==> flow/config.mk <==
export PLATFORM = sky130hd
export DESIGN_NAME = Top
export DESIGN_NICKNAME = Top
export VERILOG_FILES = /design/flow/design.v
export SDC_FILE = /design/flow/constraint.sdc
export NUM_CORES = 4
export LEC_CHECK = 0
export ABC_AREA = 1
export CAP_MARGIN = 20
export CORE_MARGIN = 2
export CORE_UTILIZATION = 72
export CTS_CLUSTER_DIAMETER = 379
export CTS_CLUSTER_SIZE = 15
export HOLD_SLACK_MARGIN = 0.3
export PLACE_DENSITY_LB_ADDON = 0.07
export SETUP_SLACK_MARGIN = -0.25
export SLEW_MARGIN = 5
==> flow/constraint.sdc <==
create_clock -name core_clock -period 4.99 [get_ports {clk}]
set_input_delay 0.9980 -clock core_clock [delete_from_list [all_inputs] [get_ports {clk}]]
set_output_delay 0.9980 -clock core_clock [all_outputs]
set_load 0.01 [all_outputs]
==> flow/design.v <==
`timescale 1ns / 1ps
 module PWM(
    input clk,
	 input rst,
	 input  wire   [2:0] ctr,
	 output reg 	pwm_left_out,				 
	 output reg    pwm_right_out,           
	 output reg [3:0] ctr_dir_out       
    );
	 reg  [19:0]  countleft; 
	 reg  [19:0]  countright; 
	 reg [19:0]left;
	 reg [19:0]right;
	 always@(posedge clk)
	 if(rst)
		begin
		left<=20'h0;
		right<=20'h0;
		ctr_dir_out<=4'b0000;
		end
	 else
	 casex(ctr)
		3'b000:                   
			begin
			left<=20'h24a;
			right<=20'h24a;
			ctr_dir_out<=4'b0101;
			end
		3'b110:                      
			begin
			left<=20'h24a;
			right<=20'h75;
			ctr_dir_out<=4'b0101;
			end
		3'b111:                      
			begin
			left<=20'h24a;
			right<=20'h111;
			ctr_dir_out<=4'b0101; 
			end
		3'b101:                      
			begin
			left<=20'h75;
			right<=20'h24a;
			ctr_dir_out<=4'b0101;
			end
		3'b100:                      
			begin
			left<=20'h111;
			right<=20'h24a;
			ctr_dir_out<=4'b0101;
			end
		3'b011:                      
			begin
			left<=20'h298;
			right<=20'h298;
			ctr_dir_out<=4'b1010;
			end
		3'b010:                      
			begin
			left<=20'h298;
			right<=20'h298;
			ctr_dir_out<=4'b0101;
			end
		3'b001:                      
			begin
			left<=20'h187;
			right<=20'h187;
			ctr_dir_out<=4'b0000;
			end
		endcase
	always@(posedge clk)
		if(rst)
			begin
			countleft=20'b0;
			pwm_left_out=0;
			end
		else
		begin
			countleft=countleft+1;
			if(countleft<=left)
				begin
				pwm_left_out=1;
				end
			else begin
			pwm_left_out=0;
			end
			if(countleft>=20'h30d)
			begin
			countleft=0;
			end
		end
	always@(posedge clk)
		if(rst)
			begin
			countright=20'b0;
			pwm_right_out=0;
			end
		else
		begin
			countright=countright+1;
			if(countright<=right)
				begin
				pwm_right_out=1;
				end
			else begin
			pwm_right_out=0;
			end
			if(countright>=20'h30d)
			begin
			countright=0;
			end
		end
endmodule
`timescale 1ns / 1ps
module HongWai(
	 input clk,
	 input rst,
    output reg [2:0]ctr,
	 input wire [1:0]hwsignal,
	 output reg [1:0]leds_hw
    );
	 always@(posedge clk)                  
    begin
	 if(rst)
		leds_hw<=2'b00;
	 else
	 leds_hw<=hwsignal;
	 end
	 always@(posedge clk)
		if(rst)
			ctr<=3'b000;
		else
		casex(hwsignal)
		2'b00:
			begin
			ctr<=3'b000;
			end
		2'b10:
			begin
			ctr<=3'b101;       
			end
		2'b01:
			begin
			ctr<=3'b110;
			end
		2'b11:
			begin
			ctr<=3'b000;
			end
		endcase
endmodule
`timescale 1ns / 1ps
module ChaoShengBo(
	 input clk,
	 input rst,
	 output reg [2:0]ctr,
	 output reg En_o,
	 output reg En_negedge_o,
	 output reg Trig,
	 input wire Echo,
	 input wire [1:0]hwsignal,
	output reg En_tag
    );
	 reg [23:0]count;           
	 reg [23:0]timecount;       
	 reg [23:0]keep_obstacle_time;
	 reg [23:0]keep_no_obstacle_time;     
	 reg En;                     
	 reg [31:0]turnleft_count;      
	 reg [1:0]temp;
	 reg [1:0]Echo_temp;
	 reg En_negedge;
	 reg tag;
	 reg [31:0]tag_count;      
	 reg [31:0]count_total; 
	 reg count_tag;
	 always@(posedge clk)
	 if(rst)
	 begin
	 count=24'b0;
	 Trig=1'b0;
	 end
	 else
	 begin
	 count=count+1;
	 if(count>=24'h1312d)       
		begin
		Trig=1'b1;
		end
	if(count==24'h13136)           
		begin
		Trig=1'b0;
		count=24'b0;
		end
	 end
	 always@(posedge clk)
	 if(rst)
		begin
		timecount=24'b0;
		keep_obstacle_time<=24'b0;
		En=0;
		keep_no_obstacle_time=24'b0;
		turnleft_count=32'b0;
		temp<=2'b0;
		Echo_temp<=2'b0;
		En_negedge=0;
		ctr<=3'b000;
		En_tag=0;
		tag=0;
		tag_count=0;
		count_total=0;
		count_tag=0;
		En_o<=0;
		En_negedge_o<=0;
		end
	 else
	 begin
	 keep_obstacle_time<=timecount;
	 if(Echo)
		begin
		timecount=timecount+1;
		end
	  Echo_temp[0]<=Echo;
	  Echo_temp[1]<=Echo_temp[0]; 
	  if((Echo_temp==2'b10)&&(keep_obstacle_time>=24'h1e84))
	  begin
	  timecount=24'b0;
	  En=0;
	  end
	  if((keep_obstacle_time<=24'h6b7)&&(keep_obstacle_time>=24'h4e)&&(Echo_temp==2'b10))
		begin
		timecount=24'b0;
		En=1;
		ctr<=3'b111;
		end
	 temp[0]<=En;
	 temp[1]<=temp[0];
	 if(temp==2'b10)
	 begin
	 En_negedge=1;
	 tag=1;
	 count_tag=1;
	 end
	 if(count_tag==1)
	 begin
	 count_total=count_total+1;
	 end
	 if(En_negedge&(turnleft_count<=32'h1443fd)&(turnleft_count>32'h8583b))
	 begin
	 turnleft_count=turnleft_count+1;
	  ctr<=3'b100;
	 end
	 if(En_negedge&(turnleft_count<=32'h8583b))
	 begin
	 turnleft_count=turnleft_count+1;
	  ctr<=3'b000;
	 end
	  if(En_negedge&(turnleft_count<=32'h1a39de)&(turnleft_count>32'h1443fd))
	 begin
	 turnleft_count=turnleft_count+1;
	  ctr<=3'b111;
	 end
	 if(turnleft_count>=32'h1a39de)
	 begin
	 En_negedge=0;
	 turnleft_count=32'b0;
	 end
	 if(tag==1&((hwsignal==2'b10)|(hwsignal==2'b00)))
	 begin
	 En_tag=1;
	 tag_count=tag_count+1;
	 ctr<=3'b110;
	 end
	 if(tag_count>=32'h5f5e1)
	 begin
	 En_tag=0;
	 tag_count=0;
	 tag=0;
	 count_total=0;
	 count_tag=0;
	 end
	 if(count_total>=32'h5f5e10)
	 begin
	 En_tag=0;
	 tag_count=0;
	 tag=0;
	 count_total=0;
	 count_tag=0;
	 end
	 En_o<=En;
	 En_negedge_o<=En_negedge;
	 end
endmodule
`timescale 1ns / 1ps
module Bluetooth(
    input clk,
	 input rst,
	 input Rx,
	 output Tx,
	 output reg [7:0] seg_data,
	 output [7:0] seg_slect,
	 output reg bl_En,
	 output reg [2:0] bl_ctr
    );
	 reg EnRead;
	 reg [19:0]fp;
	 reg [16:0]seg_fp;
	 reg seg_fp_clk;
	 reg [7:0]data;
	 reg [7:0]seg_data_r;
	 reg bl_En_r;
	 reg [2:0]bl_ctr_r;
	 assign seg_slect=8'hfe;
	 assign Tx=1'b0;
	 always@(posedge clk)
	 if(rst)
	 begin
	 EnRead=0;
	 fp=20'h0;
	 data=8'hfe;
	 seg_fp=17'h0;
	 seg_fp_clk=0;
	 seg_data_r=8'h0;
	 bl_En_r=0;
	 bl_ctr_r=3'b001;
	 seg_data<=8'h0;
	 bl_En<=0;
	 bl_ctr<=3'b001;
	 end
	 else
	 begin
		if(Rx==0)
			begin
				EnRead=1;
			end
		if(EnRead)
			begin
				fp=fp+1;
			end
		case(fp)
		20'h7a:
			begin
				data[0]=Rx;
			end
		20'hcb:
			begin
				data[1]=Rx;
			end
		20'h11d:
			begin
				data[2]=Rx;
			end
		20'h16e:
			begin
				data[3]=Rx;
			end
		20'h1c0:
			begin
				data[4]=Rx;
			end
		20'h211:
			begin
				data[5]=Rx;
			end	
		20'h262:
			begin
				data[6]=Rx;
			end
		20'h2b4:
			begin
				data[7]=Rx;
			end
		20'h305:               
			begin
				EnRead=0;
				fp=20'h0;
			end
		endcase
	 seg_fp=seg_fp+1;
	 if(seg_fp==17'h1fff)
		begin
		seg_fp_clk=0;
		end
		if(seg_fp==17'h3d09)
		begin
		if(seg_fp_clk==0)
		case(data)
	  8'h0:
		begin
		seg_data_r=8'b11000000;
		bl_ctr_r=3'b010;                  
		end
	  8'h1:
		begin
		seg_data_r=8'b11111001;
		bl_ctr_r=3'b111;                  
		end
	  8'h2:
		begin
		seg_data_r=8'b10100100;
		bl_ctr_r=3'b011;                  
		end
	  8'h3:
		begin
		seg_data_r=8'b10110000;
		bl_ctr_r=3'b100;                  
		end
	  8'h4:
		begin
		seg_data_r=8'b10011001;
		bl_ctr_r=3'b001;                 
		end
	  8'h5:
		begin
		seg_data_r=8'b10010010;
		bl_En_r=1;                       
		end
	  8'h6:
		begin
		seg_data_r=8'b10000010;
		bl_En_r=0;                        
		end
	  8'h7:
		begin
		seg_data_r=8'b00000111;
		end
	  8'h8:
		begin
		seg_data_r=8'b01111111;
		end
	  8'h9:
		begin
		seg_data_r=8'b01101111;
		end
	 8'hff:
		begin
		seg_data_r=8'b01110110;
		end
	 8'hfe:
		begin
		seg_data_r=8'b10001100;
		end
	  endcase
		seg_fp_clk=1;
		end
	 seg_data<=seg_data_r;
	 bl_En<=bl_En_r;
	 bl_ctr<=bl_ctr_r;
	 end
endmodule
`timescale 1ns / 1ps
module Top(
	input  clk,
	input  rst,
	output pwm_left_out,
	output pwm_right_out,
	output [3:0] ctr_dir_out,
	output [2:0] led,
	input  [1:0]hwsignal,
	output [1:0]leds_hw,
	output wire [2:0] led_pwm_ctr,
	output Trig,
	input Echo,
	output En_tag,
	output csb_En_negedge,
	input Rx,
	output Tx,
	output [7:0] data,
	output [7:0] seg_slect
    );
	wire [2:0]hw_ctr;
	wire [2:0]ctr;
	wire [2:0]bl_ctr;
	wire csb_En;                    
	wire bl_En;
	wire [2:0]csb_ctr;
	wire [2:0]middctr;
	PWM pwm(.clk(clk),
				.rst(rst),
				.ctr(ctr),
				.pwm_left_out(pwm_left_out),
				.pwm_right_out(pwm_right_out),
				.ctr_dir_out(ctr_dir_out));
	HongWai hw(.clk(clk),
					.rst(rst),
					.ctr(hw_ctr),
					.hwsignal(hwsignal),
					.leds_hw(leds_hw));
	ChaoShengBo csb(.clk(clk),
					.rst(rst),
					.ctr(csb_ctr),
					.En_o(csb_En),
					.En_negedge_o(csb_En_negedge),
					.Trig(Trig),
					.Echo(Echo),
					.hwsignal(hwsignal),
					.En_tag(En_tag)
					);
	Bluetooth bt(.clk(clk),
					.rst(rst),
					.Rx(Rx),
					.Tx(Tx),
					.seg_data(data),
					.seg_slect(seg_slect),
					.bl_ctr(bl_ctr),
					.bl_En(bl_En));
		assign middctr=(csb_En|csb_En_negedge)?csb_ctr:hw_ctr;
		assign ctr=bl_En?bl_ctr:middctr;
		assign led_pwm_ctr=csb_ctr;
		assign led=ctr;
endmodule
==> flow/run.sh <==
#!/bin/bash
# the make line also repeats each setting of config.mk as NAME=value (left out here)
make -C /OpenROAD-flow-scripts/flow DESIGN_CONFIG=/design/flow/config.mk WORK_HOME=/design/flow/orfs CLKGATE_MAP_FILE= finish
==> results_slide.txt, run 1 <==
Physical Implementation Snapshot

Drt
  • Number of detailed-route iterations in the first pass: 7
  • Via count: about 17000
  • 1st-iter DRT viols: 2087
  • Via/cell ratio: approximately 5.7
  • Number of nets with antenna violations after routing: 0
  • DR DRC count: 0
  • # diodes: 0
  • Detailed-route wire length per cell: 15.5 um
  • Final wirelength: ~46 mm

Global routing
  • Wire length of the first global-routing pass: about 70 mm
  • Global-route total usage across every layer: 0.348
  • Total global routing overflow: 0
  • GRT met1 Usage: 0.433
  • GRT met2 Usage: 0.623
  • Via count of the first global-routing pass: between 15000 and 20000
  • Layer carrying the most global-route usage: met2
  • M3 GR Usage: 0.0410
  • Largest net degree at the start of global routing: between 70 and 80
  • Antenna violations before repair: 0

Power
  • Power per cell area: between 200 and 250 nW/um^2
  • Power dissipated by switching net loads: roughly 0.97 mW
  • Comb pwr share: 0.040
  • Static Leakage: roughly 8.6 nW
  • Dominant power group: sequential cells
  • Fraction of power consumed by sequential logic: 0.572
  • Power dissipated in the clock network: 1.69 mW
  • P_seq: 2.49 mW
  • P_comb: approximately 0.18 mW
  • Fraction of power spent switching nets: 0.223
  • Peak supply drop: ~0.33 mV
  • Proportion of power drawn by the clock network: 0.388
  • Pint: 3.39 mW

Worst setup path
  • Critical path endpoint category: flop
  • Maximum fanout along the worst path: 6
  • R2R Path Start: csb.turnleft_count[15]$_SDFF_PP0_
  • Library cell contributing the largest single delay on the critical path: dfxtp_1
  • WP data arrival: 5800 ps
  • CP max stage delay: about 380 ps
  • Setup slack, reg-to-reg: -390 ps
  • Crit Reg-Reg Endpoint: csb.turnleft_count[5]$_SDFF_PP0_
  • Logic depth of the worst register-to-register path: 41
  • Capture point of the worst path: csb.turnleft_count[5]$_SDFF_PP0_
  • Buf+Inv Stages, Crit Path: 4
  • Required time worst endpoint: between 5000 and 6000 ps
  • Kind of cell adding the most delay to the critical path: simple AND/OR/NAND/NOR gates
  • Critical Path Source Type: flop
  • Launching instance or port of the critical path: csb.turnleft_count[15]$_SDFF_PP0_
  • Crit path kind: flop to flop
  • Logic depth of the worst path, buffers included: 41
  • Most Frequent Cell on Critical Path: nand2_1

Placement
  • Area after DPL: about 19000 um^2
  • Number of I/O port buffers: 30
  • Sum of net half-perimeters after detailed placement: about 32 mm
  • GP Congestion: approximately 1

Yosys
  • Sequential fraction of the synthesis area: 0.365
  • Async set or reset register ratio after synthesis: 0
  • Count of flip-flops with a built-in enable after synthesis: 0
  • Post-synthesis instance area: 16700 um^2
  • Tally of unique sky130hd cells used after synthesis: roughly 58
  • Compound-Gate Fraction of Synth Area: 0.0591
  • XOR/XNOR share of the synthesized area: 0.0939
  • Most common cell in the synthesized netlist: nand2_1
  • Simple share: 0.343
  • Top cell type by total area after synthesis: dfxtp_1
  • Post-synthesis instance total: 2407
  • Top cells by instance count after synthesis: nand2_1 (433), nor2_1 (427), inv_1 (371)
  • # Cells Yosys: between 2000 and 2500
  • Portion of synthesized cell area occupied by the leading cell type: 0.365
  • Largest cells by area: dfxtp_1 (36%), nand2_1 (9.7%), nor2_1 (9.6%)
  • Average cell area after synthesis: 6.93 um^2
  • Number of storage elements in the synthesis netlist: about 300
  • Area share of fa/ha/maj cells after synthesis: 0.0345
  • Top logic family: simple AND/OR/NAND/NOR gates
  • Most used flip-flop cell after synthesis: dfxtp_1
  • Synth warn: 4
  • Area fraction in mux cells: 0.000600
  • Chip area from the yosys synthesis statistics: 16700 um^2

Min path
  • Hold Crit Endpoint: bt.seg_fp[0]$_SDFF_PP0_
  • Startpoint of the tightest hold check path: bt.seg_fp[0]$_SDFF_PP0_
  • Worst hold path class: flop to flop
  • Hold Crit Depth: 1

Finish
  • Number of nets at the end of the flow: 2748
  • Layout Utilization: 0.891
  • Layout Area Growth over Synthesis: 21.2%
  • Final standard cell area without fillers: between 20000 and 25000 um^2

Clock tree
  • Largest buffer count on any clock path: 3
  • # clock sinks: a little over 300
  • Worst skew pair latency: 540 ps
  • Hold_buf cts: 0
  • Count of H-tree levels built during CTS: 1
  • Number of buffers created by CTS: 24
  • Worst-path clk slew: about 80 ps
  • TritonCTS clock tree: built
  • Clock root buffer: clkbuf_16

Die
  • Top-level port count: 40
  • Core Density at Floorplan: 0.735
  • Die Span Y: ~160 um
  • Die area: approximately 24000 um^2
  • Row count: ~55
  • Core box area: around 23000 um^2
  • Die x size: ~160 um

Timing
  • Number of failing setup endpoints in the final timing report: 22
  • Final critical-path setup slack: -390 ps
  • Setup total negative slack: -8030 ps
  • Worst-case headroom to the max-slew limit: 0.443
  • Final Hold Violation Tally: 0
  • Pins over their slew limit: 0
  • Setup clock skew after layout: 17.4 ps
  • Ratio of final minimum period to clock period: 1.08
  • Final worst path period need: approximately 5400 ps
  • Slew at the pin with the worst max-slew slack: around 830 ps
  • Max Clk Rate: approximately 190 MHz

Run status
  • Result of the run: finished with violations
  • Failing layout criteria: setup timing

Run
  • Max cap viols: 0
  • Tool Warnings: about 40
## metal layers
metal	routed length [um]	part of all wire
met1	18200	0.40
met2	22000	0.48
met3	3640	0.079
met4	2210	0.048
met5	0	0
## per-stage QoR
stage	setup WS (ps)	cells	hold WS, ps	total power [mW]
2_1_floorplan	57.4	2467	417	2.66
3_3_place_gp	-118	2931	429	2.70
3_5_place_dp	-286	2931	434	2.72
4_1_cts	-238	2957	449	4.36
5_1_grt	-574	2981	484	4.48
6_report	-390	2981	447	4.36
## what timing repair did
item	in CTS	in global routing
setup endpoints to repair	1	24
pin swaps	0	35
cloned	0	9
buffers inserted	0	18
resized	1	156
## area by class of cell
| class | instances | area, um^2 |
|---|---|---|
| tap | 285 | 357 |
| timing repair buffer | 245 | 2060 |
| fill | 1159 | 2470 |
| inverter | 384 | 1450 |
| sequential | 304 | 6110 |
| clock buffer | 24 | 601 |
| multi-input combinational | 1737 | 9630 |
| clock inverter | 2 | 32.5 |
==> run 2, diff against run 1 <==
ABC_AREA = default   (was 1)
CORE_ASPECT_RATIO = 1.6   (was default)
CORE_UTILIZATION = 40   (was 72)
CTS_CLUSTER_DIAMETER = 203   (was 379)
CTS_CLUSTER_SIZE = default   (was 15)
HOLD_SLACK_MARGIN = default   (was 0.3)
MIN_ROUTING_LAYER = met1   (was default)
PLACE_DENSITY = 0.51   (was default)
PLACE_DENSITY_LB_ADDON = default   (was 0.07)
SETUP_SLACK_MARGIN = 2.63   (was -0.25)
SLEW_MARGIN = 20   (was 5)
clock period = 10.0 ns   (was 4.99 ns; I/O delays follow)
==> results_slide.txt, run 2 <==
Physical Implementation Snapshot

Die
  • Die area: 42400 um^2 (was 24400 um^2)
  • Row count: 93 (was 55)
  • Top-level port count: 40 (unchanged)
  • Die x size: 163 um (was 156 um)
  • Core Density at Floorplan: 0.404 (was 0.735)
  • Core box area: 40300 um^2 (was 22700 um^2)
  • Die Span Y: 259 um (was 156 um)

Yosys
  • Compound-Gate Fraction of Synth Area: 0.127 (was 0.0591)
  • Portion of synthesized cell area occupied by the leading cell type: 0.374 (was 0.365)
  • Most used flip-flop cell after synthesis: dfxtp_1 (unchanged)
  • Number of storage elements in the synthesis netlist: 304 (unchanged)
  • Tally of unique sky130hd cells used after synthesis: 83 (was 58)
  • Post-synthesis instance total: 2009 (was 2407)
  • Async set or reset register ratio after synthesis: 0 (unchanged)
  • Count of flip-flops with a built-in enable after synthesis: 0 (unchanged)
  • Top logic family: simple AND/OR/NAND/NOR gates (unchanged)
  • Average cell area after synthesis: 8.10 um^2 (was 6.93 um^2)
  • Synth warn: 4 (unchanged)
  • Most common cell in the synthesized netlist: dfxtp_1 (was nand2_1)
  • # Cells Yosys: 2009 (was 2407)
  • Largest cells by area: dfxtp_1 (37%), nor2_1 (6.5%), xnor2_1 (5.7%) (was dfxtp_1 (36%), nand2_1 (9.7%), nor2_1 (9.6%))
  • Top cell type by total area after synthesis: dfxtp_1 (unchanged)
  • Area share of fa/ha/maj cells after synthesis: 0.0354 (was 0.0345)
  • Simple share: 0.293 (was 0.343)
  • Chip area from the yosys synthesis statistics: 16300 um^2 (was 16700 um^2)
  • Post-synthesis instance area: 16300 um^2 (was 16700 um^2)
  • Area fraction in mux cells: 0.0202 (was 0.000600)
  • Sequential fraction of the synthesis area: 0.374 (was 0.365)
  • XOR/XNOR share of the synthesized area: 0.111 (was 0.0939)
  • Top cells by instance count after synthesis: dfxtp_1 (304), nor2_1 (280), nand2_1 (168) (was nand2_1 (433), nor2_1 (427), inv_1 (371))

Global routing
  • Largest net degree at the start of global routing: 59 (was 77)
  • Via count of the first global-routing pass: 13800 (was 15800)
  • Wire length of the first global-routing pass: 66.9 mm (was 70.9 mm)
  • Total global routing overflow: 0 (unchanged)
  • Global-route total usage across every layer: 0.192 (was 0.348)
  • Antenna violations before repair: 0 (unchanged)

Timing
  • Ratio of final minimum period to clock period: 0.708 (was 1.08)
  • Setup total negative slack: 0 ps (was -8030 ps)
  • Worst-case headroom to the max-slew limit: 0.401 (was 0.443)
  • RSZ-0062 raised after global routing: yes
  • Final worst path period need: 7080 ps (was 5380 ps)
  • Number of failing setup endpoints in the final timing report: 0 (was 22)
  • Worst hold margin: 459 ps (was 447 ps)
  • Max Clk Rate: 141 MHz (was 186 MHz)
  • Slew at the pin with the worst max-slew slack: 898 ps (was 827 ps)
  • Pins over their slew limit: 0 (unchanged)
  • Setup clock skew after layout: 21.2 ps (was 17.4 ps)
  • Final Hold Violation Tally: 0 (unchanged)

Worst setup path
  • Maximum fanout along the worst path: 18 (was 6)
  • Setup slack, reg-to-reg: 2920 ps (was -390 ps)
  • Critical Path Source Type: flop (unchanged)
  • WP data arrival: 7470 ps (was 5800 ps)
  • Crit path kind: flop to flop (unchanged)
  • R2R Path Start: csb.turnleft_count[0]$_SDFF_PP0_ (was csb.turnleft_count[15]$_SDFF_PP0_)
  • Logic depth of the worst path, buffers included: 28 (was 41)
  • Capture point of the worst path: csb.turnleft_count[20]$_SDFF_PP0_ (was csb.turnleft_count[5]$_SDFF_PP0_)
  • Library cell contributing the largest single delay on the critical path: or4bb_1 (was dfxtp_1)
  • Logic depth of the worst register-to-register path: 28 (was 41)
  • Required time worst endpoint: 10390 ps (was 5410 ps)
  • Buf+Inv Stages, Crit Path: 5 (was 4)
  • CP max stage delay: 470 ps (was 380 ps)
  • Launching instance or port of the critical path: csb.turnleft_count[0]$_SDFF_PP0_ (was csb.turnleft_count[15]$_SDFF_PP0_)
  • Crit Reg-Reg Endpoint: csb.turnleft_count[20]$_SDFF_PP0_ (was csb.turnleft_count[5]$_SDFF_PP0_)
  • Critical path endpoint category: flop (unchanged)
  • Kind of cell adding the most delay to the critical path: simple AND/OR/NAND/NOR gates (unchanged)

Finish
  • Number of nets at the end of the flow: 2139 (was 2748)
  • Layout Area Growth over Synthesis: 15.6% (was 21.2%)

Power
  • Fraction of power consumed by sequential logic: 0.478 (was 0.572)
  • Static Leakage: 6.83 nW (was 8.58 nW)
  • Proportion of power drawn by the clock network: 0.491 (was 0.388)
  • Pint: 2.03 mW (was 3.39 mW)
  • Fraction of power spent switching nets: 0.224 (was 0.223)
  • P_comb: 0.0802 mW (was 0.175 mW)
  • Power dissipated by switching net loads: 0.585 mW (was 0.970 mW)
  • Power per cell area: 139 nW/um^2 (was 215 nW/um^2)
  • Power Total: 2.61 mW (was 4.36 mW)
  • Peak supply drop: 0.103 mV (was 0.334 mV)
  • Dominant power group: clock (was sequential cells)
  • Comb pwr share: 0.031 (was 0.040)
  • P_seq: 1.25 mW (was 2.49 mW)
  • Power dissipated in the clock network: 1.28 mW (was 1.69 mW)

Run
  • Max cap viols: 0 (unchanged)
  • Tool Warnings: 41 (was 40)

Drt
  • Final wirelength: 40.9 mm (was 46.1 mm)
  • Number of detailed-route iterations in the first pass: 5 (was 7)
  • # diodes: 0 (unchanged)
  • Via count: 14000 (was 17000)
  • DR DRC count: 0 (unchanged)
  • 1st-iter DRT viols: 749 (was 2087)
  • Via/cell ratio: 5.32 (was 5.70)
  • Number of nets with antenna violations after routing: 0 (unchanged)
  • Detailed-route wire length per cell: 15.5 um (about the same)

Clock tree
  • Worst-path clk slew: 60 ps (was 80 ps)
  • Hold_buf cts: 0 (unchanged)
  • # clock sinks: 304 (unchanged)
  • Largest buffer count on any clock path: 3 (unchanged)
  • Number of buffers created by CTS: 35 (was 24)
  • Count of H-tree levels built during CTS: 2 (was 1)
  • Worst skew pair latency: 540 ps (about the same)
  • TritonCTS clock tree: built (unchanged)
  • Clock root buffer: clkbuf_16 (unchanged)

Min path
  • Hold Crit Endpoint: bt.seg_fp_clk$_SDFF_PP0_ (was bt.seg_fp[0]$_SDFF_PP0_)
  • Worst hold path class: flop to flop (unchanged)
  • Hold Crit Depth: 2 (was 1)
  • Startpoint of the tightest hold check path: bt.seg_fp_clk$_SDFF_PP0_ (was bt.seg_fp[0]$_SDFF_PP0_)

Placement
  • Sum of net half-perimeters after detailed placement: 29.8 mm (was 31.7 mm)
  • GP Congestion: 0.917 (was 1.00)
  • Number of I/O port buffers: 30 (unchanged)

Run status
  • Result of the run: finished clean (was finished with violations)
## run 2: final cells by class
class / count / area, um^2
Tap cell: 522 / 653
Timing Repair Buffer: 69 / 627
Inverter: 65 / 244
Fill cell: 4122 / 21500
Clock buffer: 49 / 1010
Sequential cell: 304 / 6090
Multi-Input combinational cell: 1612 / 10000
Clock inverter: 13 / 159
## run 2: per-layer routing
| metal | part of all wire | GRT usage |
|---|---|---|
| met5 | 0 | 0 |
| met4 | 0.046 | 0.0931 |
| met3 | 0.031 | 0.0262 |
| met2 | 0.52 | 0.357 |
| met1 | 0.41 | 0.211 |
## run 2: metrics by stage
step | utilization | std cells | setup slack (ps) | area (um^2)
final | 0.467 | 2634 | 2920 | 18800
after global routing | 0.467 | 2634 | 2590 | 18800
after CTS | 0.461 | 2619 | 2650 | 18500
after detailed placement | 0.427 | 2546 | 1540 | 17200
after global placement | 0.427 | 2546 | 1780 | 17200
after floorplan | - | 2069 | 2700 | 16500
## run 2: repair_timing
item | in CTS | in global routing
gates cloned | 0 | 1
resized | 17 | 25
pin swaps | 6 | 10
endpoints found under the setup margin | 22 | 22
buffers inserted | 11 | 13
==> run 3, diff against run 2 <==
CORE_ASPECT_RATIO = default   (was 1.6)
CORE_UTILIZATION = 35   (was 40)
CTS_CLUSTER_DIAMETER = default   (was 203)
MIN_ROUTING_LAYER = default   (was met1)
PLACE_DENSITY = 0.6   (was 0.51)
SETUP_SLACK_MARGIN = default   (was 2.63)
clock period = 16.0 ns   (was 10.0 ns; I/O delays follow)
==> results_slide.txt, run 3 <==
Physical Implementation Snapshot

Global routing
  • Global-route total usage across every layer: 0.156 (was 0.192)
  • Wire length of the first global-routing pass: 62.5 mm (was 66.9 mm)
  • Total global routing overflow: 0 (unchanged)
  • Antenna violations before repair: 0 (unchanged)
  • Via count of the first global-routing pass: 12900 (was 13800)
  • Largest net degree at the start of global routing: 53 (was 59)

Yosys
  • Number of storage elements in the synthesis netlist: 304 (unchanged)
  • Top logic family: simple AND/OR/NAND/NOR gates (unchanged)
  • Sequential fraction of the synthesis area: 0.374 (unchanged)
  • Largest cells by area: dfxtp_1 (37%), nor2_1 (6.5%), xnor2_1 (5.7%) (unchanged)
  • Area share of fa/ha/maj cells after synthesis: 0.0354 (unchanged)
  • Async set or reset register ratio after synthesis: 0 (unchanged)
  • Top cells by instance count after synthesis: dfxtp_1 (304), nor2_1 (280), nand2_1 (168) (unchanged)
  • Area fraction in mux cells: 0.0202 (unchanged)
  • Post-synthesis instance total: 2009 (unchanged)
  • XOR/XNOR share of the synthesized area: 0.111 (unchanged)
  • Compound-Gate Fraction of Synth Area: 0.127 (unchanged)
  • # Cells Yosys: 2009 (unchanged)
  • Most used flip-flop cell after synthesis: dfxtp_1 (unchanged)
  • Tally of unique sky130hd cells used after synthesis: 83 (unchanged)
  • Most common cell in the synthesized netlist: dfxtp_1 (unchanged)
  • Chip area from the yosys synthesis statistics: 16300 um^2 (unchanged)
  • Portion of synthesized cell area occupied by the leading cell type: 0.374 (unchanged)
  • Post-synthesis instance area: 16300 um^2 (unchanged)
  • Synth warn: 4 (unchanged)
  • Top cell type by total area after synthesis: dfxtp_1 (unchanged)
  • Simple share: 0.293 (unchanged)
  • Count of flip-flops with a built-in enable after synthesis: 0 (unchanged)
  • Average cell area after synthesis: 8.10 um^2 (unchanged)

Worst setup path
  • Required time worst endpoint: 16370 ps (was 10390 ps)
  • R2R Path Start: csb.turnleft_count[0]$_SDFF_PP0_ (unchanged)
  • Logic depth of the worst register-to-register path: 25 (was 28)
  • Critical Path Source Type: flop (unchanged)
  • Library cell contributing the largest single delay on the critical path: a311oi_4 (was or4bb_1)
  • Setup slack, reg-to-reg: 7230 ps (was 2920 ps)
  • CP max stage delay: 840 ps (was 470 ps)
  • Capture point of the worst path: csb.turnleft_count[1]$_SDFF_PP0_ (was csb.turnleft_count[20]$_SDFF_PP0_)
  • Critical path endpoint category: flop (unchanged)
  • Kind of cell adding the most delay to the critical path: simple AND/OR/NAND/NOR gates (unchanged)
  • Crit path kind: flop to flop (unchanged)
  • Maximum fanout along the worst path: 18 (unchanged)
  • Launching instance or port of the critical path: csb.turnleft_count[0]$_SDFF_PP0_ (unchanged)
  • WP data arrival: 9140 ps (was 7470 ps)
  • Logic depth of the worst path, buffers included: 25 (was 28)
  • Crit Reg-Reg Endpoint: csb.turnleft_count[1]$_SDFF_PP0_ (was csb.turnleft_count[20]$_SDFF_PP0_)
  • Buf+Inv Stages, Crit Path: 1 (was 5)

Die
  • Top-level port count: 40 (unchanged)
  • Core Density at Floorplan: 0.352 (was 0.404)
  • Row count: 79 (was 93)
  • Die x size: 220 um (was 163 um)
  • Die area: 48200 um^2 (was 42400 um^2)
  • Die Span Y: 220 um (was 259 um)
  • Core box area: 46300 um^2 (was 40300 um^2)

Power
  • Fraction of power spent switching nets: 0.216 (was 0.224)
  • Power Total: 1.68 mW (was 2.61 mW)
  • Dominant power group: clock (unchanged)
  • Power per cell area: 90.8 nW/um^2 (was 139 nW/um^2)
  • Proportion of power drawn by the clock network: 0.505 (was 0.491)
  • Power dissipated by switching net loads: 0.363 mW (was 0.585 mW)
  • Peak supply drop: 0.0732 mV (was 0.103 mV)
  • P_comb: 0.0494 mW (was 0.0802 mW)
  • Pint: 1.31 mW (was 2.03 mW)
  • Power dissipated in the clock network: 0.847 mW (was 1.28 mW)
  • Static Leakage: 6.62 nW (was 6.83 nW)
  • Comb pwr share: 0.029 (was 0.031)
  • P_seq: 0.781 mW (was 1.25 mW)
  • Fraction of power consumed by sequential logic: 0.465 (was 0.478)

Clock tree
  • Hold_buf cts: 0 (unchanged)
  • Cell resize tally after clock tree synthesis: 0 (was 17)
  • # clock sinks: 304 (unchanged)
  • Post-CTS Setup Inserts: 0 (was 11)
  • TritonCTS clock tree: built (unchanged)
  • Largest buffer count on any clock path: 3 (unchanged)
  • Count of H-tree levels built during CTS: 2 (unchanged)
  • Worst-path clk slew: 60 ps (about the same)
  • Clock root buffer: clkbuf_16 (unchanged)
  • Worst skew pair latency: 540 ps (about the same)
  • Number of buffers created by CTS: 36 (was 35)

Timing
  • Number of failing setup endpoints in the final timing report: 0 (unchanged)
  • Pins over their slew limit: 0 (unchanged)
  • Worst hold margin: 458 ps (was 459 ps)
  • Final critical-path setup slack: 7230 ps (was 2920 ps)
  • Setup total negative slack: 0 ps (unchanged)
  • Ratio of final minimum period to clock period: 0.548 (was 0.708)
  • Slew at the pin with the worst max-slew slack: 930 ps (was 898 ps)
  • Max Clk Rate: 114 MHz (was 141 MHz)
  • Final worst path period need: 8770 ps (was 7080 ps)
  • Worst-case headroom to the max-slew limit: 0.362 (was 0.401)
  • Final Hold Violation Tally: 0 (unchanged)
  • RSZ-0062 raised after global routing: no (was yes)
  • Setup clock skew after layout: 15.7 ps (was 21.2 ps)

Drt
  • Via/cell ratio: 5.14 (was 5.32)
  • Number of nets with antenna violations after routing: 0 (unchanged)
  • DR DRC count: 0 (unchanged)
  • 1st-iter DRT viols: 862 (was 749)
  • Detailed-route wire length per cell: 13.7 um (was 15.5 um)
  • Final wirelength: 36.9 mm (was 40.9 mm)
  • # diodes: 0 (unchanged)
  • Number of detailed-route iterations in the first pass: 5 (unchanged)
  • Via count: 13800 (was 14000)

Min path
  • Worst hold path class: flop to flop (unchanged)
  • Startpoint of the tightest hold check path: csb.Echo_temp[0]$_SDFF_PP0_ (was bt.seg_fp_clk$_SDFF_PP0_)
  • Hold Crit Endpoint: csb.Echo_temp[1]$_SDFF_PP0_ (was bt.seg_fp_clk$_SDFF_PP0_)
  • Hold Crit Depth: 1 (was 2)

Run
  • Tool Warnings: 40 (was 41)
  • Max cap viols: 0 (unchanged)

Finish
  • Layout Area Growth over Synthesis: 13.5% (was 15.6%)
  • Layout Utilization: 0.399 (was 0.467)
  • Layout fillers: 4675 (was 4122)
  • Number of nets at the end of the flow: 2107 (was 2139)

Run status
  • Result of the run: finished clean (unchanged)

Placement
  • Sum of net half-perimeters after detailed placement: 26.7 mm (was 29.8 mm)
  • Worst setup timing slack at the placement stage: 6700 ps (was 1540 ps)
  • Number of I/O port buffers: 30 (unchanged)
  • GP Congestion: 0.876 (was 0.917)
run 3: layout make-up:
class / count / area (um^2) / share of cell area
multi-input cells: 1611 / 9790 / 0.530
flip-flops and latches: 304 / 6090 / 0.330
clock buffers: 48 / 1010 / 0.0546
well taps: 607 / 759 / 0.0411
repair buffers: 37 / 350 / 0.0190
inverters: 65 / 244 / 0.0132
clock inverters: 17 / 223 / 0.0121
run 3: metal layers:
layer / vias to the layer above / share of wire / GRT usage
li1: 7064 / - / -
met1: 6341 / 0.49 / 0.216
met2: 331 / 0.42 / 0.235
met3: 82 / 0.058 / 0.0302
met4: 0 / 0.033 / 0.0653
met5: - / 0 / 0
run 3: metrics by stage:
stage / std cells / instance area (um^2)
floorplan: 2069 / 16500
global placement: 2624 / 17200
detailed placement: 2624 / 17200
CTS: 2689 / 18500
global route: 2689 / 18500
finish: 2689 / 18500
==> run 4, diff against run 3 <==
ABC_AREA = 1   (was default)
CAP_MARGIN = 40   (was 20)
CORE_UTILIZATION = 72   (was 35)
CTS_CLUSTER_DIAMETER = 70   (was default)
CTS_CLUSTER_SIZE = 14   (was default)
PLACE_DENSITY = default   (was 0.6)
PLACE_DENSITY_LB_ADDON = 0.15   (was default)
SETUP_SLACK_MARGIN = 1.3   (was default)
clock period = 4.43 ns   (was 16.0 ns; I/O delays follow)
==> results_slide.txt, run 4 <==
Physical Implementation Snapshot

Placement
  • Number of I/O port buffers: 30 (unchanged)
  • Worst setup timing slack at the placement stage: -876 ps (was 6700 ps)
  • Placed instance count: 3061 (was 2624)
  • Sum of net half-perimeters after detailed placement: 36.0 mm (was 26.7 mm)
  • GP Congestion: 1.02 (was 0.876)

Die
  • Core box area: 22700 um^2 (was 46300 um^2)
  • Row count: 55 (was 79)
  • Top-level port count: 40 (unchanged)
  • Die Span Y: 156 um (was 220 um)
  • Core Density at Floorplan: 0.735 (was 0.352)
  • Die area: 24400 um^2 (was 48200 um^2)
  • Die x size: 156 um (was 220 um)

Yosys
  • Post-synthesis instance area: 16700 um^2 (was 16300 um^2)
  • Portion of synthesized cell area occupied by the leading cell type: 0.365 (was 0.374)
  • Number of storage elements in the synthesis netlist: 304 (unchanged)
  • Simple share: 0.343 (was 0.293)
  • Sequential fraction of the synthesis area: 0.365 (was 0.374)
  • Average cell area after synthesis: 6.93 um^2 (was 8.10 um^2)
  • Compound-Gate Fraction of Synth Area: 0.0591 (was 0.127)
  • Top cells by instance count after synthesis: nand2_1 (433), nor2_1 (427), inv_1 (371) (was dfxtp_1 (304), nor2_1 (280), nand2_1 (168))
  • Most used flip-flop cell after synthesis: dfxtp_1 (unchanged)
  • Area fraction in mux cells: 0.000600 (was 0.0202)
  • Tally of unique sky130hd cells used after synthesis: 58 (was 83)
  • Most common cell in the synthesized netlist: nand2_1 (was dfxtp_1)
  • Async set or reset register ratio after synthesis: 0 (unchanged)
  • Chip area from the yosys synthesis statistics: 16700 um^2 (was 16300 um^2)
  • Top cell type by total area after synthesis: dfxtp_1 (unchanged)
  • Synth warn: 4 (unchanged)
  • Area share of fa/ha/maj cells after synthesis: 0.0345 (was 0.0354)
  • Top logic family: simple AND/OR/NAND/NOR gates (unchanged)
  • Count of flip-flops with a built-in enable after synthesis: 0 (unchanged)
  • Largest cells by area: dfxtp_1 (36%), nand2_1 (9.7%), nor2_1 (9.6%) (was dfxtp_1 (37%), nor2_1 (6.5%), xnor2_1 (5.7%))
  • XOR/XNOR share of the synthesized area: 0.0939 (was 0.111)
  • # Cells Yosys: 2407 (was 2009)
  • Post-synthesis instance total: 2407 (was 2009)

Run status
  • Stage at which the run stopped: 4_1_cts
  • Result of the run: aborted with a tool error (was finished clean)
  • Run-stopping error: [ERROR DPL-0038] Utilization greater than 100%, impossible to legalize
[run 4: through the flow]
stage	total power [mW]	cell area, um^2	hold WS, ps
after detailed placement	3.08	20200	445
after global placement	3.06	20200	430
after floorplan	3.01	17400	417
==> run 5, diff against run 4 <==
CAP_MARGIN = 0   (was 40)
CELL_PAD_IN_SITES_DETAIL_PLACEMENT = 2   (was default)
CELL_PAD_IN_SITES_GLOBAL_PLACEMENT = 3   (was default)
CORE_ASPECT_RATIO = 1.72   (was default)
CORE_MARGIN = 3   (was 2)
CORE_UTILIZATION = 66   (was 72)
CTS_CLUSTER_DIAMETER = 278   (was 70)
CTS_CLUSTER_SIZE = 94   (was 14)
GPL_ROUTABILITY_DRIVEN = 0   (was default)
GPL_TIMING_DRIVEN = 0   (was default)
HOLD_SLACK_MARGIN = 0.27   (was default)
MAX_ROUTING_LAYER = met4   (was default)
MIN_ROUTING_LAYER = met2   (was default)
PLACE_DENSITY = 0.66   (was default)
PLACE_DENSITY_LB_ADDON = default   (was 0.15)
SETUP_SLACK_MARGIN = default   (was 1.3)
SLEW_MARGIN = 35   (was 20)
clock period = 15.5 ns   (was 4.43 ns; I/O delays follow)
==> results_slide.txt, run 5 <==
Physical Implementation Snapshot

Yosys
  • Post-synthesis instance total: 2407 (unchanged)
  • Average cell area after synthesis: 6.93 um^2 (unchanged)
  • Simple share: 0.343 (unchanged)
  • # Cells Yosys: 2407 (unchanged)
  • Synth warn: 4 (unchanged)
  • Most used flip-flop cell after synthesis: dfxtp_1 (unchanged)
  • Top cells by instance count after synthesis: nand2_1 (433), nor2_1 (427), inv_1 (371) (unchanged)
  • Tally of unique sky130hd cells used after synthesis: 58 (unchanged)
  • Sequential fraction of the synthesis area: 0.365 (unchanged)
  • Compound-Gate Fraction of Synth Area: 0.0591 (unchanged)
  • Area share of fa/ha/maj cells after synthesis: 0.0345 (unchanged)
  • Top logic family: simple AND/OR/NAND/NOR gates (unchanged)
  • Portion of synthesized cell area occupied by the leading cell type: 0.365 (unchanged)
  • Chip area from the yosys synthesis statistics: 16700 um^2 (unchanged)
  • Async set or reset register ratio after synthesis: 0 (unchanged)
  • Top cell type by total area after synthesis: dfxtp_1 (unchanged)
  • XOR/XNOR share of the synthesized area: 0.0939 (unchanged)
  • Largest cells by area: dfxtp_1 (36%), nand2_1 (9.7%), nor2_1 (9.6%) (unchanged)
  • Count of flip-flops with a built-in enable after synthesis: 0 (unchanged)
  • Area fraction in mux cells: 0.000600 (unchanged)
  • Most common cell in the synthesized netlist: nand2_1 (unchanged)
  • Number of storage elements in the synthesis netlist: 304 (unchanged)
  • Post-synthesis instance area: 16700 um^2 (unchanged)

Die
  • Core Density at Floorplan: 0.676 (was 0.735)
  • Die x size: 127 um (was 156 um)
  • Row count: 75 (was 55)
  • Die Span Y: 215 um (was 156 um)
  • Core box area: 24700 um^2 (was 22700 um^2)
  • Die area: 27300 um^2 (was 24400 um^2)

Run status
  • Result of the run: aborted with a tool error (unchanged)
  • Stage at which the run stopped: 3_1_place_gp_skip_io (was 4_1_cts)
  • Run-stopping error: [ERROR GPL-0301] Utilization 162.128 % exceeds 100%. (was [ERROR DPL-0038] Utilization greater than 100%, impossible to legalize)
==> run 6, diff against run 5 <==
ABC_AREA = default   (was 1)
CAP_MARGIN = 15   (was 0)
CELL_PAD_IN_SITES_DETAIL_PLACEMENT = default   (was 2)
CELL_PAD_IN_SITES_GLOBAL_PLACEMENT = 1   (was 3)
CORE_ASPECT_RATIO = default   (was 1.72)
CORE_MARGIN = 2   (was 3)
CORE_UTILIZATION = 32   (was 66)
CTS_CLUSTER_SIZE = default   (was 94)
GPL_ROUTABILITY_DRIVEN = default   (was 0)
HOLD_SLACK_MARGIN = default   (was 0.27)
MAX_ROUTING_LAYER = default   (was met4)
MIN_ROUTING_LAYER = default   (was met2)
PLACE_DENSITY = 0.79   (was 0.66)
SETUP_SLACK_MARGIN = -0.16   (was default)
SLEW_MARGIN = 20   (was 35)
clock period = 10.8 ns   (was 15.5 ns; I/O delays follow)
==> results_slide.txt, run 6 <==
Physical Implementation Snapshot

Min path
  • Worst hold path class: flop to flop
  • Startpoint of the tightest hold check path: csb.Echo_temp[0]$_SDFF_PP0_
  • Hold Crit Endpoint: csb.Echo_temp[1]$_SDFF_PP0_
  • Hold Crit Depth: 1

Global routing
  • Total global routing overflow: 0
  • Largest net degree at the start of global routing: 15
  • Via count of the first global-routing pass: 13400
  • Wire length of the first global-routing pass: about 66 mm
  • Global-route total usage across every layer: 0.150
  • Antenna violations before repair: 1

Clock tree
  • Worst skew pair latency: 550 ps
  • Number of buffers created by CTS: 37
  • Worst-path clk slew: 60 ps
  • Post-CTS Setup Inserts: 0
  • Count of H-tree levels built during CTS: 2
  • # clock sinks: 304
  • Largest buffer count on any clock path: 3
  • Hold_buf cts: 0
  • TritonCTS clock tree: built
  • Clock root buffer: clkbuf_16
  • Cell resize tally after clock tree synthesis: 0

Run status
  • Result of the run: finished clean (was aborted with a tool error)

Finish
  • Area used by multi-input combinational logic: 9770 um^2
  • Reg area: roughly 6100 um^2
  • Final standard cell area without fillers: ~19000 um^2
  • Layout fillers: ~5100
  • Non-filler instance count after layout: around 2800
  • Layout Utilization: 0.374
  • Number of nets at the end of the flow: approximately 2200
  • Layout Area Growth over Synthesis: 15.4%

Die
  • Row count: 82 (was 75)
  • Core Density at Floorplan: 0.324 (was 0.676)
  • Die x size: 230 um (was 127 um)
  • Top-level port count: 40
  • Die area: 52700 um^2 (was 27300 um^2)
  • Die Span Y: 230 um (was 215 um)
  • Core box area: 50200 um^2 (was 24700 um^2)

Drt
  • Via count: 14200
  • 1st-iter DRT viols: roughly 960
  • Number of nets with antenna violations after routing: 0
  • Final wirelength: 39.6 mm
  • # diodes: 0
  • DR DRC count: 0
  • Detailed-route wire length per cell: 14.0 um
  • Via/cell ratio: 4.99
  • Number of detailed-route iterations in the first pass: 5

Worst setup path
  • Critical path endpoint category: flop
  • Crit Reg-Reg Endpoint: csb.turnleft_count[20]$_SDFF_PP0_
  • Launching instance or port of the critical path: csb.turnleft_count[27]$_SDFF_PP0_
  • Capture point of the worst path: csb.turnleft_count[20]$_SDFF_PP0_
  • R2R Path Start: csb.turnleft_count[27]$_SDFF_PP0_
  • WP data arrival: slightly below 10000 ps
  • Logic depth of the worst register-to-register path: 26
  • Library cell contributing the largest single delay on the critical path: nor4_1
  • Kind of cell adding the most delay to the critical path: simple AND/OR/NAND/NOR gates
  • Crit path kind: flop to flop
  • Setup slack, reg-to-reg: approximately 1500 ps
  • Buf+Inv Stages, Crit Path: 4
  • Maximum fanout along the worst path: 10
  • Logic depth of the worst path, buffers included: 26
  • Critical Path Source Type: flop
  • CP max stage delay: 760 ps
  • Required time worst endpoint: around 11000 ps

Yosys
  • Most used flip-flop cell after synthesis: dfxtp_1 (unchanged)
  • Compound-Gate Fraction of Synth Area: 0.127 (was 0.0591)
  • Sequential fraction of the synthesis area: 0.374 (was 0.365)
  • Average cell area after synthesis: 8.10 um^2 (was 6.93 um^2)
  • Async set or reset register ratio after synthesis: 0 (unchanged)
  • Tally of unique sky130hd cells used after synthesis: 83 (was 58)
  • Area share of fa/ha/maj cells after synthesis: 0.0354 (was 0.0345)
  • Largest cells by area: dfxtp_1 (37%), nor2_1 (6.5%), xnor2_1 (5.7%) (was dfxtp_1 (36%), nand2_1 (9.7%), nor2_1 (9.6%))
  • Most common cell in the synthesized netlist: dfxtp_1 (was nand2_1)
  • XOR/XNOR share of the synthesized area: 0.111 (was 0.0939)
  • Post-synthesis instance total: 2009 (was 2407)
  • Area fraction in mux cells: 0.0202 (was 0.000600)
  • # Cells Yosys: 2009 (was 2407)
  • Top cell type by total area after synthesis: dfxtp_1 (unchanged)
  • Simple share: 0.293 (was 0.343)
  • Post-synthesis instance area: 16300 um^2 (was 16700 um^2)
  • Chip area from the yosys synthesis statistics: 16300 um^2 (was 16700 um^2)
  • Count of flip-flops with a built-in enable after synthesis: 0 (unchanged)
  • Top cells by instance count after synthesis: dfxtp_1 (304), nor2_1 (280), nand2_1 (168) (was nand2_1 (433), nor2_1 (427), inv_1 (371))
  • Portion of synthesized cell area occupied by the leading cell type: 0.374 (was 0.365)
  • Number of storage elements in the synthesis netlist: 304 (unchanged)
  • Top logic family: simple AND/OR/NAND/NOR gates (unchanged)
  • Synth warn: 4 (unchanged)

Power
  • Power dissipated in the clock network: 1.16 mW
  • P_comb: around 0.082 mW
  • Fraction of power consumed by sequential logic: 0.481
  • Static Leakage: 6.70 nW
  • Comb pwr share: 0.034
  • Power per cell area: between 100 and 150 nW/um^2
  • P_seq: 1.16 mW
  • Proportion of power drawn by the clock network: 0.485
  • Peak supply drop: roughly 0.079 mV
  • Pint: about 1.9 mW
  • Power Total: ~2.4 mW
  • Power dissipated by switching net loads: approximately 0.54 mW
  • Dominant power group: sequential cells
  • Fraction of power spent switching nets: 0.225

Placement
  • Number of I/O port buffers: 28
  • Placed instance count: around 2800
  • Worst setup timing slack at the placement stage: roughly 1700 ps
  • GP Congestion: roughly 0.91
  • Area after DPL: roughly 18000 um^2
  • Sum of net half-perimeters after detailed placement: between 20 and 30 mm

Timing
  • Pins over their slew limit: 0
  • Ratio of final minimum period to clock period: 0.861
  • Slew at the pin with the worst max-slew slack: 988 ps
  • Setup total negative slack: 0 ps
  • Setup clock skew after layout: around 25 ps
  • Number of failing setup endpoints in the final timing report: 0
  • Final Hold Violation Tally: 0
  • Final worst path period need: 9300 ps
  • Worst hold margin: 465 ps
  • Worst-case headroom to the max-slew limit: 0.337
  • Final critical-path setup slack: around 1500 ps
  • RSZ-0062 raised after global routing: no
  • Max Clk Rate: 108 MHz

Run
  • Tool Warnings: roughly 40
  • Max cap viols: 0
run 6: final cells by class:
class,instances,share of cell area
Clock buffer,51,0.0564
Sequential cell,304,0.324
Tap cell,672,0.0448
Inverter,65,0.0130
Timing Repair Buffer,29,0.0152
Buffer,89,0.0214
Multi-Input combinational cell,1611,0.521
Clock inverter,12,0.00460
run 6: per-layer routing:
layer / share of wire / vias up / routed length [um] / track usage
met5: 0.00023 / - / 9 / 0
met3: 0.047 / 80 / 1880 / 0.0284
met1: 0.47 / 6546 / 18600 / 0.194
li1: - / 7240 / - / -
met2: 0.45 / 282 / 18000 / 0.247
met4: 0.029 / 2 / 1150 / 0.0550
==> run 7, diff against run 6 <==
CAP_MARGIN = 20   (was 15)
CELL_PAD_IN_SITES_GLOBAL_PLACEMENT = default   (was 1)
CORE_UTILIZATION = 65   (was 32)
CTS_CLUSTER_DIAMETER = default   (was 278)
GPL_TIMING_DRIVEN = default   (was 0)
PLACE_DENSITY = default   (was 0.79)
SETUP_SLACK_MARGIN = 1.19   (was -0.16)
clock period = 5.94 ns   (was 10.8 ns; I/O delays follow)
==> results_slide.txt, run 7 <==
Physical Implementation Snapshot

Clock tree
  • # clock sinks: 304 (unchanged)
  • Hold_buf cts: 0 (unchanged)
  • Worst skew pair latency: 590 ps (was 550 ps)
  • TritonCTS clock tree: built (unchanged)
  • Clock root buffer: clkbuf_16 (unchanged)
  • Count of H-tree levels built during CTS: 1 (was 2)
  • Largest buffer count on any clock path: 3 (unchanged)
  • Worst-path clk slew: 60 ps (about the same)
  • Number of buffers created by CTS: 31 (was 37)

Drt
  • Via count: 16100 (was 14200)
  • Detailed-route wire length per cell: 18.4 um (was 14.0 um)
  • Final wirelength: 48.6 mm (was 39.6 mm)
  • DR DRC count: 0 (unchanged)
  • Number of detailed-route iterations in the first pass: 5 (unchanged)
  • Via/cell ratio: 6.11 (was 4.99)
  • 1st-iter DRT viols: 1650 (was 959)
  • Number of nets with antenna violations after routing: 0 (unchanged)

Power
  • Fraction of power spent switching nets: 0.228 (was 0.225)
  • Power Total: 4.29 mW (was 2.40 mW)
  • Fraction of power consumed by sequential logic: 0.491 (was 0.481)
  • Static Leakage: 7.98 nW (was 6.70 nW)
  • Power per cell area: 207 nW/um^2 (was 128 nW/um^2)
  • Comb pwr share: 0.036 (was 0.034)
  • Power dissipated by switching net loads: 0.977 mW (was 0.540 mW)
  • Pint: 3.31 mW (was 1.86 mW)
  • P_seq: 2.10 mW (was 1.16 mW)
  • Dominant power group: sequential cells (unchanged)
  • Peak supply drop: 0.270 mV (was 0.0787 mV)
  • Power dissipated in the clock network: 2.03 mW (was 1.16 mW)
  • P_comb: 0.155 mW (was 0.0815 mW)
  • Proportion of power drawn by the clock network: 0.473 (was 0.485)

Timing
  • Setup clock skew after layout: 22.3 ps (was 25.4 ps)
  • Final critical-path setup slack: -504 ps (was 1500 ps)
  • Number of failing setup endpoints in the final timing report: 24 (was 0)
  • Final Hold Violation Tally: 0 (unchanged)
  • Final worst path period need: 6440 ps (was 9300 ps)
  • Pins over their slew limit: 0 (unchanged)
  • Worst-case headroom to the max-slew limit: 0.347 (was 0.337)
  • RSZ-0062 raised after global routing: yes (was no)
  • Worst hold margin: 463 ps (was 465 ps)
  • Ratio of final minimum period to clock period: 1.08 (was 0.861)
  • Max Clk Rate: 155 MHz (was 108 MHz)
  • Slew at the pin with the worst max-slew slack: 970 ps (was 988 ps)
  • Setup total negative slack: -8570 ps (was 0 ps)

Die
  • Die Span Y: 162 um (was 230 um)
  • Core Density at Floorplan: 0.665 (was 0.324)
  • Top-level port count: 40 (unchanged)
  • Row count: 57 (was 82)
  • Die x size: 162 um (was 230 um)
  • Core box area: 24500 um^2 (was 50200 um^2)
  • Die area: 26300 um^2 (was 52700 um^2)

Finish
  • Area used by multi-input combinational logic: 10600 um^2 (was 9770 um^2)
  • Layout fillers: 1365 (was 5110)
  • Reg area: 6090 um^2 (about the same)
  • Final standard cell area without fillers: 20700 um^2 (was 18800 um^2)
  • Number of nets at the end of the flow: 2343 (was 2189)
  • Layout Area Growth over Synthesis: 27.1% (was 15.4%)

Yosys
  • Count of flip-flops with a built-in enable after synthesis: 0 (unchanged)
  • Tally of unique sky130hd cells used after synthesis: 83 (unchanged)
  • Most used flip-flop cell after synthesis: dfxtp_1 (unchanged)
  • Number of storage elements in the synthesis netlist: 304 (unchanged)
  • Sequential fraction of the synthesis area: 0.374 (unchanged)
  • Top logic family: simple AND/OR/NAND/NOR gates (unchanged)
  • Most common cell in the synthesized netlist: dfxtp_1 (unchanged)
  • Portion of synthesized cell area occupied by the leading cell type: 0.374 (unchanged)
  • Compound-Gate Fraction of Synth Area: 0.127 (unchanged)
  • Largest cells by area: dfxtp_1 (37%), nor2_1 (6.5%), xnor2_1 (5.7%) (unchanged)
  • Synth warn: 4 (unchanged)
  • Async set or reset register ratio after synthesis: 0 (unchanged)
  • Top cell type by total area after synthesis: dfxtp_1 (unchanged)
  • Average cell area after synthesis: 8.10 um^2 (unchanged)
  • Simple share: 0.293 (unchanged)
  • XOR/XNOR share of the synthesized area: 0.111 (unchanged)
  • Post-synthesis instance total: 2009 (unchanged)
  • Chip area from the yosys synthesis statistics: 16300 um^2 (unchanged)
  • Area share of fa/ha/maj cells after synthesis: 0.0354 (unchanged)
  • Top cells by instance count after synthesis: dfxtp_1 (304), nor2_1 (280), nand2_1 (168) (unchanged)
  • # Cells Yosys: 2009 (unchanged)
  • Post-synthesis instance area: 16300 um^2 (unchanged)
  • Area fraction in mux cells: 0.0202 (unchanged)

Run
  • Tool Warnings: 45 (was 40)
  • Max cap viols: 0 (unchanged)

Worst setup path
  • Logic depth of the worst path, buffers included: 27 (was 26)
  • Setup slack, reg-to-reg: -500 ps (was 1500 ps)
  • Logic depth of the worst register-to-register path: 27 (was 26)
  • Crit path kind: flop to flop (unchanged)
  • Required time worst endpoint: 6420 ps (was 11190 ps)
  • R2R Path Start: csb.turnleft_count[29]$_SDFF_PP0_ (was csb.turnleft_count[27]$_SDFF_PP0_)
  • Critical path endpoint category: flop (unchanged)
  • Kind of cell adding the most delay to the critical path: simple AND/OR/NAND/NOR gates (unchanged)
  • Capture point of the worst path: csb.turnleft_count[6]$_SDFF_PP0_ (was csb.turnleft_count[20]$_SDFF_PP0_)
  • Library cell contributing the largest single delay on the critical path: or4_4 (was nor4_1)
  • Buf+Inv Stages, Crit Path: 4 (unchanged)
  • Critical Path Source Type: flop (unchanged)
  • Maximum fanout along the worst path: 19 (was 10)
  • WP data arrival: 6930 ps (was 9680 ps)
  • CP max stage delay: 450 ps (was 760 ps)
  • Crit Reg-Reg Endpoint: csb.turnleft_count[6]$_SDFF_PP0_ (was csb.turnleft_count[20]$_SDFF_PP0_)
  • Most Frequent Cell on Critical Path: buf_4
  • Launching instance or port of the critical path: csb.turnleft_count[29]$_SDFF_PP0_ (was csb.turnleft_count[27]$_SDFF_PP0_)

Min path
  • Hold Crit Endpoint: bt.seg_fp[0]$_SDFF_PP0_ (was csb.Echo_temp[1]$_SDFF_PP0_)
  • Worst hold path class: flop to flop (unchanged)
  • Hold Crit Depth: 1 (unchanged)
  • Startpoint of the tightest hold check path: bt.seg_fp[0]$_SDFF_PP0_ (was csb.Echo_temp[0]$_SDFF_PP0_)

Global routing
  • Total global routing overflow: 0 (unchanged)
  • Antenna violations before repair: 1 (unchanged)
  • Largest net degree at the start of global routing: 73 (was 15)
  • Wire length of the first global-routing pass: 75.2 mm (was 66.3 mm)
  • Global-route total usage across every layer: 0.346 (was 0.150)
  • Via count of the first global-routing pass: 15400 (was 13400)

Run status
  • Result of the run: finished with violations (was finished clean)
  • Failing layout criteria: setup timing

Placement
  • Area after DPL: 18500 um^2 (was 17600 um^2)
  • Sum of net half-perimeters after detailed placement: 31.6 mm (was 29.5 mm)
  • Number of I/O port buffers: 30 (was 28)
  • Worst setup timing slack at the placement stage: -802 ps (was 1710 ps)
  • GP Congestion: 0.958 (was 0.913)
run 7: layout make-up:
| cell class | count | share of cell area |
|---|---|---|
| repair buffers | 278 | 0.110 |
| multi-input cells | 1611 | 0.512 |
| diodes | 1 | 0.000121 |
| clock buffers | 38 | 0.0402 |
| clock inverters | 20 | 0.0114 |
| flip-flops and latches | 304 | 0.295 |
| inverters | 65 | 0.0119 |
| well taps | 324 | 0.0196 |
run 7: stage by stage:
stage	instances	utilization
CTS	2613	0.822
global placement	2532	0.755
finish	2641	0.845
global route	2641	0.845
detailed placement	2532	0.755
floorplan	2069	-
run 7: timing repair:
action,in CTS,in global routing
pin swaps,22,35
endpoints found under the setup margin,81,79
gates cloned,3,2
gates resized,80,89
buffers inserted,20,25
run 7: routing by layer:
layer | routed length, um | GRT usage
met3 | 3820 | 0.0557
met2 | 23300 | 0.592
met5 | 0 | 0
met1 | 19400 | 0.439
met4 | 2070 | 0.133
==> run 8, diff against run 7 <==
ABC_AREA = 1   (was default)
CAP_MARGIN = 0   (was 20)
CELL_PAD_IN_SITES_GLOBAL_PLACEMENT = 1   (was default)
CORE_MARGIN = 3   (was 2)
CORE_UTILIZATION = 63   (was 65)
CTS_CLUSTER_DIAMETER = 278   (was default)
CTS_CLUSTER_SIZE = 94   (was default)
GPL_ROUTABILITY_DRIVEN = 0   (was default)
GPL_TIMING_DRIVEN = 0   (was default)
HOLD_SLACK_MARGIN = 0.27   (was default)
MAX_ROUTING_LAYER = met4   (was default)
MIN_ROUTING_LAYER = met2   (was default)
SETUP_SLACK_MARGIN = default   (was 1.19)
SLEW_MARGIN = 35   (was 20)
clock period = 15.5 ns   (was 5.94 ns; I/O delays follow)
==> results_slide.txt, run 8 <==
Physical Implementation Snapshot

Run status
  • Result of the run: aborted with a tool error (was finished with violations)
  • Stage at which the run stopped: 3_1_place_gp_skip_io
  • Run-stopping error: [ERROR GPL-0301] Utilization 104.274 % exceeds 100%.

Die
  • Die area: 28500 um^2 (was 26300 um^2)
  • Die Span Y: 169 um (was 162 um)
  • Core Density at Floorplan: 0.652 (was 0.665)
  • Die x size: 169 um (was 162 um)
  • Core box area: 25600 um^2 (was 24500 um^2)
  • Row count: 58 (was 57)

Yosys
  • Tally of unique sky130hd cells used after synthesis: 58 (was 83)
  • Portion of synthesized cell area occupied by the leading cell type: 0.365 (was 0.374)
  • Top logic family: simple AND/OR/NAND/NOR gates (unchanged)
  • Top cell type by total area after synthesis: dfxtp_1 (unchanged)
  • Sequential fraction of the synthesis area: 0.365 (was 0.374)
  • Post-synthesis instance area: 16700 um^2 (was 16300 um^2)
  • Average cell area after synthesis: 6.93 um^2 (was 8.10 um^2)
  • Compound-Gate Fraction of Synth Area: 0.0591 (was 0.127)
  • Synth warn: 4 (unchanged)
  • Chip area from the yosys synthesis statistics: 16700 um^2 (was 16300 um^2)
  • Number of storage elements in the synthesis netlist: 304 (unchanged)
  • Post-synthesis instance total: 2407 (was 2009)
  • Most common cell in the synthesized netlist: nand2_1 (was dfxtp_1)
  • Simple share: 0.343 (was 0.293)
  • Area share of fa/ha/maj cells after synthesis: 0.0345 (was 0.0354)
  • Count of flip-flops with a built-in enable after synthesis: 0 (unchanged)
  • XOR/XNOR share of the synthesized area: 0.0939 (was 0.111)
  • Area fraction in mux cells: 0.000600 (was 0.0202)
  • Most used flip-flop cell after synthesis: dfxtp_1 (unchanged)
  • Top cells by instance count after synthesis: nand2_1 (433), nor2_1 (427), inv_1 (371) (was dfxtp_1 (304), nor2_1 (280), nand2_1 (168))
  • Async set or reset register ratio after synthesis: 0 (unchanged)
  • Largest cells by area: dfxtp_1 (36%), nand2_1 (9.7%), nor2_1 (9.6%) (was dfxtp_1 (37%), nor2_1 (6.5%), xnor2_1 (5.7%))
  • # Cells Yosys: 2407 (was 2009)
No activity file was given, so power comes from the tool's default toggle rates.
